## Top
module Top(clk, rst, Trig, Echo, distance, sel);
input clk, rst, Echo;
output Trig;
output [6:0] distance;
output [3:0] sel;
wire [19:0] dis;
wire [1:0] state;
wire clk_1k;
counter_1000 u3(.clk(clk), .rst(rst), .clkout(clk_1k), .statechange(state));
TrigSignal u1(.clk_1m(clk), .rst(rst), .trig(Trig));
PosCounter u2(.clk_1m(clk), .rst(rst), .echo(Echo), .dis_count(dis));
Showdigit u4(.in(dis),.LED_activating_counter(state),.out1(distance[6:0]),.out2(sel[3:0]));
endmodule  
Size: ~90 flip-flops, ~15 I/O pins, ~0.032 mm^2 of cells after synthesis.
==> flow/config.mk <==
export PLATFORM = sky130hd
export DESIGN_NAME = Top
export DESIGN_NICKNAME = Top
export VERILOG_FILES = /design/flow/design.v
export SDC_FILE = /design/flow/constraint.sdc
export NUM_CORES = 4
export LEC_CHECK = 0
export ABC_AREA = 1
export CAP_MARGIN = 20
export CORE_MARGIN = 2
export CORE_UTILIZATION = 72
export CTS_CLUSTER_SIZE = 13
export PLACE_DENSITY_LB_ADDON = 0.23
export SLEW_MARGIN = 20
==> flow/constraint.sdc <==
create_clock -name core_clock -period 163.0 [get_ports {clk}]
set_input_delay 32.6000 -clock core_clock [delete_from_list [all_inputs] [get_ports {clk}]]
set_output_delay 32.6000 -clock core_clock [all_outputs]
set_load 0.01 [all_outputs]
run.sh (not shown) runs the stock make flow with config.mk's settings and CLKGATE_MAP_FILE=.
Then changed:
Settings changed: CAP_MARGIN 20 to 35, CTS_CLUSTER_DIAMETER set to 323, HOLD_SLACK_MARGIN set to 0.29, PLACE_DENSITY_LB_ADDON 0.23 to 0.24, SLEW_MARGIN 20 to 40.
After rerunning: Synthesized cell count is unchanged. Final area hardly moves. Non-clock buffer count came out lower by 1. Maximum frequency came out higher by 0.72%. First-iteration DRC count came out lower by 0.86%. Global-route usage came out higher by 0.19 points. Critical path depth came out lower by 5. Via count barely changes. Clock-buffer cell count came out lower by 1. Hold slack improved by 0.0031 ns.
Then changed:
Settings changed: CAP_MARGIN 35 to 10, CORE_ASPECT_RATIO set to 0.85, CTS_CLUSTER_DIAMETER 323 to 272, CTS_CLUSTER_SIZE 13 to 15, GPL_ROUTABILITY_DRIVEN set to 0, GPL_TIMING_DRIVEN set to 1, HOLD_SLACK_MARGIN 0.29 to 0.3, MAX_ROUTING_LAYER set to met5, SLEW_MARGIN 40 to 35.
Setup slack loses 1.7 ns.
Sequential share of layout area hardly moves.
Register-to-register slack loses 0.20 ns.
Synthesized area is unchanged.
Worst hold slack gains 0.0038 ns.
Synthesized cell count stays the same.
Critical path depth increases by 4.
Via count increases by a few percent.
Wire length increases by a few percent.
Then changed:
Settings changed: CAP_MARGIN 10 to 35, CORE_ASPECT_RATIO 0.85 to unset, CTS_CLUSTER_DIAMETER 272 to 325, CTS_CLUSTER_SIZE 15 to 13, GPL_ROUTABILITY_DRIVEN 0 to unset, GPL_TIMING_DRIVEN 1 to unset, HOLD_SLACK_MARGIN 0.3 to 0.29, MAX_ROUTING_LAYER met5 to unset, SLEW_MARGIN 35 to 5.
Outcome: Area after synthesis is unchanged; routed wire length shrinks by 6.1%; critical path depth falls by 7; global-route usage falls by 2.0 points; design area barely changes; final cell count stays flat; setup slack gains 1.5 ns; via count shrinks by 2.3%.

---

Starting RTL as in the previous note.
// Top
module Top(clk, rst, Trig, Echo, distance, sel);
input clk, rst, Echo;
output Trig;
output [6:0] distance;
output [3:0] sel;
wire [19:0] dis;
wire [1:0] state;
wire clk_1k;
counter_1000 u3(.clk(clk), .rst(rst), .clkout(clk_1k), .statechange(state));
TrigSignal u1(.clk_1m(clk), .rst(rst), .trig(Trig));
PosCounter u2(.clk_1m(clk), .rst(rst), .echo(Echo), .dis_count(dis));
Showdigit u4(.in(dis),.LED_activating_counter(state),.out1(distance[6:0]),.out2(sel[3:0]));
endmodule  
==> flow/config.mk <==
export PLATFORM = sky130hd
export DESIGN_NAME = Top
export DESIGN_NICKNAME = Top
export VERILOG_FILES = /design/flow/design.v
export SDC_FILE = /design/flow/constraint.sdc
export NUM_CORES = 4
export LEC_CHECK = 0
export CAP_MARGIN = 35
export CORE_MARGIN = 2
export CORE_UTILIZATION = 72
export CTS_CLUSTER_DIAMETER = 41
export HOLD_SLACK_MARGIN = -0.1
export PLACE_DENSITY = 0.91
export SLEW_MARGIN = 20
export TNS_END_PERCENT = 40
==> flow/constraint.sdc <==
create_clock -name core_clock -period 740.0 [get_ports {clk}]
set_input_delay 148.0000 -clock core_clock [delete_from_list [all_inputs] [get_ports {clk}]]
set_output_delay 148.0000 -clock core_clock [all_outputs]
set_load 0.01 [all_outputs]
The starting point completed without violations.
Rerun with:
- CAP_MARGIN: 35 -> 20
- CORE_UTILIZATION: 72 -> 40
- CTS_CLUSTER_DIAMETER: 41 -> default
- HOLD_SLACK_MARGIN: -0.1 -> default
- PLACE_DENSITY: 0.91 -> 0.6
- TNS_END_PERCENT: 40 -> default
- clock period: 740.0 -> 1000.0 ns (I/O delays scaled with it)
After rerunning: Clock skew hardly moves; routed wire length is higher by 3.7%; clock-buffer cell count is lower by 2; die size is higher by 78%; first-iteration DRC count is lower by 33%; final cell count is higher by 9.3%; via count is lower by 4.7%; core utilization is lower by 32 points.
Rerun with:
- CAP_MARGIN: 20 -> 0
- CORE_UTILIZATION: 40 -> 69
- CTS_CLUSTER_DIAMETER: default -> 87
- clock period: 1000.0 -> 903.0 ns (I/O delays scaled with it)
Result: Via count went up by 6.4%; worst setup slack loses 80000 ps; hold slack gets better by 49 ps; design area shrinks by about 2%; non-clock buffer count came out lower by 5; clock skew is about the same; register-to-register slack loses 97000 ps; flip-flop count stays the same.
Rerun with:
- ABC_AREA: default -> 1
- CAP_MARGIN: 0 -> 40
- CORE_UTILIZATION: 69 -> 72
- CTS_CLUSTER_DIAMETER: 87 -> default
- CTS_CLUSTER_SIZE: default -> 13
- HOLD_SLACK_MARGIN: default -> 0.29
- PLACE_DENSITY: 0.6 -> default
- PLACE_DENSITY_LB_ADDON: default -> 0.28
- clock period: 903.0 -> 163.0 ns (I/O delays scaled with it)
Result: Register-to-register slack loses 740000 ps; sequential cell count stays the same; cell count is higher by 29%; utilization rose by 2.2 points.
Rerun with:
- CAP_MARGIN: 40 -> 35
- CTS_CLUSTER_DIAMETER: default -> 191
- HOLD_SLACK_MARGIN: 0.29 -> default
- SLEW_MARGIN: 20 -> 35
After rerunning: Design area hardly moves. Setup slack is worse by 830 ps. Clock skew came out higher by 3.9 ps. Die size stays the same. Synthesized cell count is unchanged.
Rerun with:
- CAP_MARGIN: 35 -> 40
- CTS_CLUSTER_DIAMETER: 191 -> default
- SLEW_MARGIN: 35 -> 20
Result: Critical path depth grows by 8; design area is about the same; routed wire length hardly moves; first-iteration DRC count drops by 2.3%; via count came out higher by 0.34%; utilization hardly moves; synthesized cell count stays the same.

---

Setup of job 4663:
Top again, from the RTL that the note above started with.
Settings: LEC_CHECK=0, ABC_AREA=1, CAP_MARGIN=35, CORE_MARGIN=2, CORE_UTILIZATION=72, CTS_CLUSTER_DIAMETER=322, CTS_CLUSTER_SIZE=13, HOLD_SLACK_MARGIN=0.29, PLACE_DENSITY_LB_ADDON=0.24, SLEW_MARGIN=5; clock period 163.0 ns.
Job 4663 has completed all stages; timing, DRC and antenna checks passed.
Setup changes, job 4663 to job 7732
- SLEW_MARGIN: 5 -> 20
- CTS_CLUSTER_DIAMETER: 322 -> 243
Notes after the runs:
- Job 7732 completed end to end with timing, DRC and antenna clean.
- Between job 7732 and job 4663, the area fraction of clock buffers and clock inverters figures differ only marginally.
- Comparing job 7732 with job 4663, the via count came out essentially unchanged.

---

Top again, from the RTL that the note above started with.
## Top
module Top(clk, rst, Trig, Echo, distance, sel);
input clk, rst, Echo;
output Trig;
output [6:0] distance;
output [3:0] sel;
wire [19:0] dis;
wire [1:0] state;
wire clk_1k;
counter_1000 u3(.clk(clk), .rst(rst), .clkout(clk_1k), .statechange(state));
TrigSignal u1(.clk_1m(clk), .rst(rst), .trig(Trig));
PosCounter u2(.clk_1m(clk), .rst(rst), .echo(Echo), .dis_count(dis));
Showdigit u4(.in(dis),.LED_activating_counter(state),.out1(distance[6:0]),.out2(sel[3:0]));
endmodule  
==> flow/config.mk <==
export PLATFORM = sky130hd
export DESIGN_NAME = Top
export DESIGN_NICKNAME = Top
export VERILOG_FILES = /design/flow/design.v
export SDC_FILE = /design/flow/constraint.sdc
export NUM_CORES = 4
export LEC_CHECK = 0
export ABC_AREA = 1
export CAP_MARGIN = 20
export CORE_MARGIN = 7
export CORE_UTILIZATION = 57
export CTS_CLUSTER_DIAMETER = 221
export MAX_ROUTING_LAYER = met5
export MIN_ROUTING_LAYER = met1
export PLACE_DENSITY_LB_ADDON = 0.22
export SLEW_MARGIN = 20
export TNS_END_PERCENT = 35
==> flow/constraint.sdc <==
create_clock -name core_clock -period 475.0 [get_ports {clk}]
set_input_delay 95.0000 -clock core_clock [delete_from_list [all_inputs] [get_ports {clk}]]
set_output_delay 95.0000 -clock core_clock [all_outputs]
set_load 0.01 [all_outputs]
Rerun with:
ABC_AREA = default   (was 1)
CORE_ASPECT_RATIO = 1.74   (was default)
CORE_MARGIN = 9   (was 7)
CORE_UTILIZATION = 40   (was 57)
CTS_CLUSTER_DIAMETER = 382   (was 221)
CTS_CLUSTER_SIZE = 98   (was default)
MAX_ROUTING_LAYER = default   (was met5)
MIN_ROUTING_LAYER = default   (was met1)
PLACE_DENSITY_LB_ADDON = default   (was 0.22)
TNS_END_PERCENT = default   (was 35)
clock period = 1000.0 ns   (was 475.0 ns; I/O delays follow)
After rerunning: The changed run passed the timing, DRC and antenna checks; area after synthesis falls by about 13%; worst setup slack is better by 400 ns; routed wire length increases by 12%; synthesized cell count shrinks by 23%; die size grows by 27%; register-to-register slack gains 520 ns; flip-flop count stays the same; sequential share of layout area goes up by 0.68 points; global-route usage went down by 2.8 points; final area fell by about 11%.
Rerun with:
CORE_ASPECT_RATIO = default   (was 1.74)
CORE_MARGIN = 2   (was 9)
CORE_UTILIZATION = 72   (was 40)
CTS_CLUSTER_DIAMETER = 41   (was 382)
CTS_CLUSTER_SIZE = default   (was 98)
HOLD_SLACK_MARGIN = -0.1   (was default)
TNS_END_PERCENT = 40   (was default)
clock period = 756.0 ns   (was 1000.0 ns; I/O delays follow)
Flip-flop count stays the same. Wire length shrinks by a few percent. Worst hold slack is better by 0.019 ns.
Rerun with:
ABC_AREA = 1   (was default)
CAP_MARGIN = 35   (was 20)
CTS_CLUSTER_DIAMETER = default   (was 41)
CTS_CLUSTER_SIZE = 13   (was default)
HOLD_SLACK_MARGIN = default   (was -0.1)
PLACE_DENSITY_LB_ADDON = 0.28   (was default)
TNS_END_PERCENT = default   (was 40)
clock period = 163.0 ns   (was 756.0 ns; I/O delays follow)
=> Critical path depth came out higher by 75. First-iteration DRC count goes down by 23%. Cell area came out higher by 14%. Global-route usage is lower by 5.8 points. Count of clock-buffer cells in the layout falls by 1. Via count grows by 2.8%. Hold slack loses 0.035 ns. Synthesized area went up by 15%.
Rerun with:
CAP_MARGIN = 10   (was 35)
CORE_ASPECT_RATIO = 1.82   (was default)
CTS_CLUSTER_DIAMETER = 272   (was default)
CTS_CLUSTER_SIZE = 15   (was 13)
GPL_ROUTABILITY_DRIVEN = 0   (was default)
GPL_TIMING_DRIVEN = 1   (was default)
HOLD_SLACK_MARGIN = 0.3   (was default)
MAX_ROUTING_LAYER = met5   (was default)
PLACE_DENSITY_LB_ADDON = 0.24   (was 0.28)
SLEW_MARGIN = 40   (was 20)
Result: The changed run went through all stages and came out clean. Worst hold slack gains 0.0030 ns. Critical path depth decreases by 6. Core utilization goes down by 0.14 points. Clock skew is lower by 0.0036 ns. Cell area is about the same. Non-clock buffer count climbs by 1.
Rerun with:
CORE_ASPECT_RATIO = 0.85   (was 1.82)
The changed run produced a clean layout; area after synthesis is unchanged; cell count hardly moves; worst setup slack loses 0.90 ns; sequential share of layout area hardly moves; hold slack improves by 0.0057 ns; via count goes down by 1.1%; wire length fell by 3.5%; clock skew stays flat; critical path depth is higher by 7.
